Design FFT, start of the top module:
module FFT(
    input                   clk,
    input                   rst_n,
    input                   valid_i,
    input signed [10:0]      x_r,
    output                  finish,
    output signed [16:0]    answer
);
For scale: ~13000 cells after synthesis, about 2300 flip-flops, about 32 I/O pins, about 0.13 mm² of cells after synthesis.
Settings: LEC_CHECK=0, CAP_MARGIN=20, CORE_MARGIN=2, CORE_UTILIZATION=70, CTS_CLUSTER_SIZE=14, SLEW_MARGIN=20; clock period 7.35 ns.
run.sh (not shown) runs the stock make flow with config.mk's settings and CLKGATE_MAP_FILE=.
The baseline reached the layout checks and failed them: negative setup slack.
Rerun with:
- CORE_UTILIZATION: 70 -> 40
- CTS_CLUSTER_DIAMETER: unset -> 97
- CTS_CLUSTER_SIZE: 14 -> unset
- MAX_ROUTING_LAYER: unset -> met4
- SLEW_MARGIN: 20 -> 5
- clock period: 7.35 -> 10.0 ns (I/O delays scaled with it)
Outcome: With this change the flow completed with no timing, DRC or antenna violations; worst hold slack stays flat; routed wire length is lower by 7.6%; setup slack improves by 1.4 ns; total power drops by 22%; synthesized area stays the same.
Rerun with:
- ABC_AREA: unset -> 1
- CAP_MARGIN: 20 -> 25
- CORE_ASPECT_RATIO: unset -> 0.62
- CORE_MARGIN: 2 -> 5
- CORE_UTILIZATION: 40 -> 46
- CTS_CLUSTER_DIAMETER: 97 -> 59
- CTS_CLUSTER_SIZE: unset -> 39
- GPL_ROUTABILITY_DRIVEN: unset -> 0
- GPL_TIMING_DRIVEN: unset -> 1
- MAX_ROUTING_LAYER: met4 -> met5
- MIN_ROUTING_LAYER: unset -> met2
- SETUP_SLACK_MARGIN: unset -> -0.21
- SLEW_MARGIN: 5 -> 0
Outcome: The changed run died in global routing (GRT-0116). Die size shrinks by 8.0%. Synthesized area rises by 3.4%. Synthesized cell count rose by 17%.
Rerun with:
- ABC_AREA: 1 -> unset
- CAP_MARGIN: 25 -> 40
- CORE_ASPECT_RATIO: 0.62 -> unset
- CORE_MARGIN: 5 -> 2
- CORE_UTILIZATION: 46 -> 70
- CTS_CLUSTER_DIAMETER: 59 -> 289
- CTS_CLUSTER_SIZE: 39 -> 19
- GPL_ROUTABILITY_DRIVEN: 0 -> unset
- GPL_TIMING_DRIVEN: 1 -> unset
- MAX_ROUTING_LAYER: met5 -> unset
- MIN_ROUTING_LAYER: met2 -> unset
- SETUP_SLACK_MARGIN: -0.21 -> unset
- SLEW_MARGIN: 0 -> 20
- clock period: 10.0 -> 6.41 ns (I/O delays scaled with it)
What happened: With this change the flow produced a layout that fails on negative setup slack; die size came out lower by 38%; synthesized area went down by 3.2%; synthesized cell count drops by 15%.


Starting RTL as in the previous note.
Design FFT, start of the top module:
module FFT(
    input                   clk,
    input                   rst_n,
    input                   valid_i,
    input signed [10:0]      x_r,
    output                  finish,
    output signed [16:0]    answer
);
    wire [0:3] valid_o_bus;
    wire [13:0] data_r_bus_1, data_i_bus_1;
    wire [14:0] data_r_bus_2, data_i_bus_2;
    wire [15:0] data_r_bus_3, data_i_bus_3;
    wire [16:0] data_r_bus_4, data_i_bus_4;
    wire [16:0] X_r, X_i;
    wire         done;
    STAGE1 stg1(
        .clk(clk),
        .rst_n(rst_n),
        .valid_i(valid_i),
        .data_in_r(x_r),
        .data_in_i(11'd0),
        .valid_o(valid_o_bus[0]),
        .data_out_r(data_r_bus_1),
        .data_out_i(data_i_bus_1)
    );
    STAGE2 stg2(
        .clk(clk),
        .rst_n(rst_n),
        .valid_i(valid_o_bus[0]),
        .data_in_r(data_r_bus_1),
        .data_in_i(data_i_bus_1),
        .valid_o(valid_o_bus[1]),
        .data_out_r(data_r_bus_2),
        .data_out_i(data_i_bus_2)
    );
    STAGE3 stg3(
        .clk(clk),
        .rst_n(rst_n),
        .valid_i(valid_o_bus[1]),
        .data_in_r(data_r_bus_2),
        .data_in_i(data_i_bus_2),
        .valid_o(valid_o_bus[2]),
        .data_out_r(data_r_bus_3),
        .data_out_i(data_i_bus_3)
    );
    STAGE4 stg4(
        .clk(clk),
        .rst_n(rst_n),
        .valid_i(valid_o_bus[2]),
        .data_in_r(data_r_bus_3),
        .data_in_i(data_i_bus_3),
        .valid_o(valid_o_bus[3]),
        .data_out_r(data_r_bus_4),
        .data_out_i(data_i_bus_4)
    );
    STAGE5 stg5(
        .clk(clk),
        .rst_n(rst_n),
        .valid_i(valid_o_bus[3]),
        .data_in_r(data_r_bus_4),
        .data_in_i(data_i_bus_4),
        .valid_o(done),
        .data_out_r(X_r),
        .data_out_i(X_i)
    );
    SORTING sort(
        .clk(clk),
        .rst_n(rst_n),
        .start_sorting(done),
        .out_r(X_r),
        .out_i(X_i),
        .answer(answer),
        .seq(finish)
);
endmodule
Settings: LEC_CHECK=0, CAP_MARGIN=25, CORE_MARGIN=2, CORE_UTILIZATION=40, SLEW_MARGIN=15; clock period 10.0 ns.
The first run produced a clean layout.
Change:
- CAP_MARGIN: 25 -> 20
- CORE_ASPECT_RATIO: unset -> 0.71
- CORE_UTILIZATION: 40 -> 70
- CTS_CLUSTER_SIZE: unset -> 35
- SLEW_MARGIN: 15 -> 20
- clock period: 10.0 -> 5.9 ns (I/O delays scaled with it)
After rerunning:
- The new run produced a layout that fails on setup timing
- clock power came out higher by 55%
- total power goes up by 62%
- routed wire length goes up by 24%
- count of clock-buffer cells in the layout fell by 52
- global-route usage rose by 27 points
- sequential power increases by 70%
- non-clock buffer count came out higher by 1123
- setup slack got worse by 2.9 ns
- sequential cell count stays the same
- via count grows by 20%
- final cell count falls by 4.3%
Change:
- CORE_ASPECT_RATIO: 0.71 -> unset
- CORE_UTILIZATION: 70 -> 29
- CTS_CLUSTER_SIZE: 35 -> unset
- clock period: 5.9 -> 13.8 ns (I/O delays scaled with it)
With this change the flow produced a clean layout.
Core utilization fell by 51 points.
Worst setup slack is better by 5.8 ns.
Wire length falls by 21%.
Power came out lower by 56%.
Synthesized area is unchanged.
Hold slack improves by 0.040 ns.


Starting RTL as in the previous note.
==> flow/config.mk <==
export PLATFORM = sky130hd
export DESIGN_NAME = FFT
export DESIGN_NICKNAME = FFT
export VERILOG_FILES = /design/flow/design.v
export SDC_FILE = /design/flow/constraint.sdc
export NUM_CORES = 4
export LEC_CHECK = 0
export ABC_AREA = 1
export CAP_MARGIN = 10
export CELL_PAD_IN_SITES_GLOBAL_PLACEMENT = 2
export CORE_MARGIN = 3
export CORE_UTILIZATION = 42
export CTS_CLUSTER_DIAMETER = 110
export GPL_ROUTABILITY_DRIVEN = 0
export GPL_TIMING_DRIVEN = 1
export MIN_ROUTING_LAYER = met1
export PLACE_DENSITY_LB_ADDON = 0.03
export SETUP_SLACK_MARGIN = 0.11
export SLEW_MARGIN = 40
==> flow/constraint.sdc <==
create_clock -name core_clock -period 8.33 [get_ports {clk}]
set_input_delay 1.6660 -clock core_clock [delete_from_list [all_inputs] [get_ports {clk}]]
set_output_delay 1.6660 -clock core_clock [all_outputs]
set_load 0.01 [all_outputs]
The baseline went through all stages and came out clean.
Next try:
ABC_AREA = 0   (was 1)
CAP_MARGIN = 20   (was 10)
CELL_PAD_IN_SITES_GLOBAL_PLACEMENT = unset   (was 2)
CORE_MARGIN = 2   (was 3)
CORE_UTILIZATION = 70   (was 42)
CTS_CLUSTER_DIAMETER = unset   (was 110)
CTS_CLUSTER_SIZE = 14   (was unset)
GPL_TIMING_DRIVEN = unset   (was 1)
clock period = 6.72 ns   (was 8.33 ns; I/O delays follow)
The changed run finished but fails on negative setup slack.
Core utilization increases by 33 points.
Synthesized cell count decreases by about 15%.
Count of clock-buffer cells in the layout went down by 53.
Maximum frequency rises by about 4.6%.
Cell count went down by 18%.
Via count falls by 3.8%.
Worst hold slack improved by 0.021 ns.
Next try:
ABC_AREA = 1   (was 0)
CAP_MARGIN = 0   (was 20)
CELL_PAD_IN_SITES_GLOBAL_PLACEMENT = 2   (was unset)
CORE_UTILIZATION = 42   (was 70)
CTS_CLUSTER_DIAMETER = 110   (was unset)
CTS_CLUSTER_SIZE = unset   (was 14)
GPL_TIMING_DRIVEN = 0   (was unset)
MIN_ROUTING_LAYER = met2   (was met1)
clock period = 5.0 ns   (was 6.72 ns; I/O delays follow)
Effect:
- With this change the flow never finished: it broke off in 5_1_grt
- die size increases by 72%
- synthesized cell count came out higher by 17%
- area after synthesis increases by 3.4%
Next try:
ABC_AREA = unset   (was 1)
CAP_MARGIN = 20   (was 0)
CELL_PAD_IN_SITES_GLOBAL_PLACEMENT = unset   (was 2)
CORE_UTILIZATION = 40   (was 42)
CTS_CLUSTER_DIAMETER = unset   (was 110)
GPL_ROUTABILITY_DRIVEN = unset   (was 0)
GPL_TIMING_DRIVEN = unset   (was 0)
MIN_ROUTING_LAYER = unset   (was met2)
PLACE_DENSITY_LB_ADDON = unset   (was 0.03)
SETUP_SLACK_MARGIN = unset   (was 0.11)
SLEW_MARGIN = 20   (was 40)
clock period = 4.88 ns   (was 5.0 ns; I/O delays follow)
This time the run finished with negative setup slack left. Synthesized cell count went down by 15%. Synthesized area went down by 3.2%. Die area rose by 1.6%.
Next try:
CORE_UTILIZATION = 65   (was 40)
clock period = 5.13 ns   (was 4.88 ns; I/O delays follow)
What happened:
- The changed run finished but failed the layout checks on negative setup slack
- sequential share of layout area came out higher by 0.83 points
- clock-buffer cell count fell by 7
- design area fell by 2.3%
- non-clock buffer count goes down by 97
- power goes down by 7.4%
- worst setup slack improved by 0.16 ns


## run 1
FFT again, from the RTL that the note above started with.
Settings: LEC_CHECK=0, CAP_MARGIN=20, CORE_MARGIN=4, CORE_UTILIZATION=40, CTS_CLUSTER_DIAMETER=97, MAX_ROUTING_LAYER=met4, SLEW_MARGIN=5, TNS_END_PERCENT=40; clock period 12.8 ns.
Input changes introduced in run 2 (baseline for comparison: run 1):
- TNS_END_PERCENT no longer set, was 40
- CTS_CLUSTER_SIZE now 91, previously not set
- CTS_CLUSTER_DIAMETER now 387, was 97
- CORE_UTILIZATION now 72, was 40
- CORE_MARGIN now 2, was 4
- MAX_ROUTING_LAYER no longer set, was met4
- ABC_AREA now 1, previously not set
- PLACE_DENSITY now 0.37, previously not set
- SLEW_MARGIN now 20, was 5
- the clock period (ns, I/O delays scaled along) now 5.09, was 12.8
==> comparison <==
The flow ran to completion for all of run 1 and run 2 but run 2, which stopped partway.
Net count after synthesis of run 2 exceeds that of run 1 by more than 10%.
The die span in x number comes out lower for run 2 vs run 1.
Compared with run 1, run 2 shows a post-synthesis sequential area ratio that is 1.4 points lower.
Of run 1 and run 2, the run reporting the lower post-CTS setup buffer count was run 1.
Run 2 ends up with a number of buffers added by the clock tree synthesis step that is 213 lower than in run 1.
Compared to run 1, run 2 has share of the synthesized netlist area taken by xor and xnor gates 2.1 points lower.
Weighted congestion reported at the end of routability-driven placement (run 2 over run 1): increase, about 20%
Power and IR drop assume default switching activity.
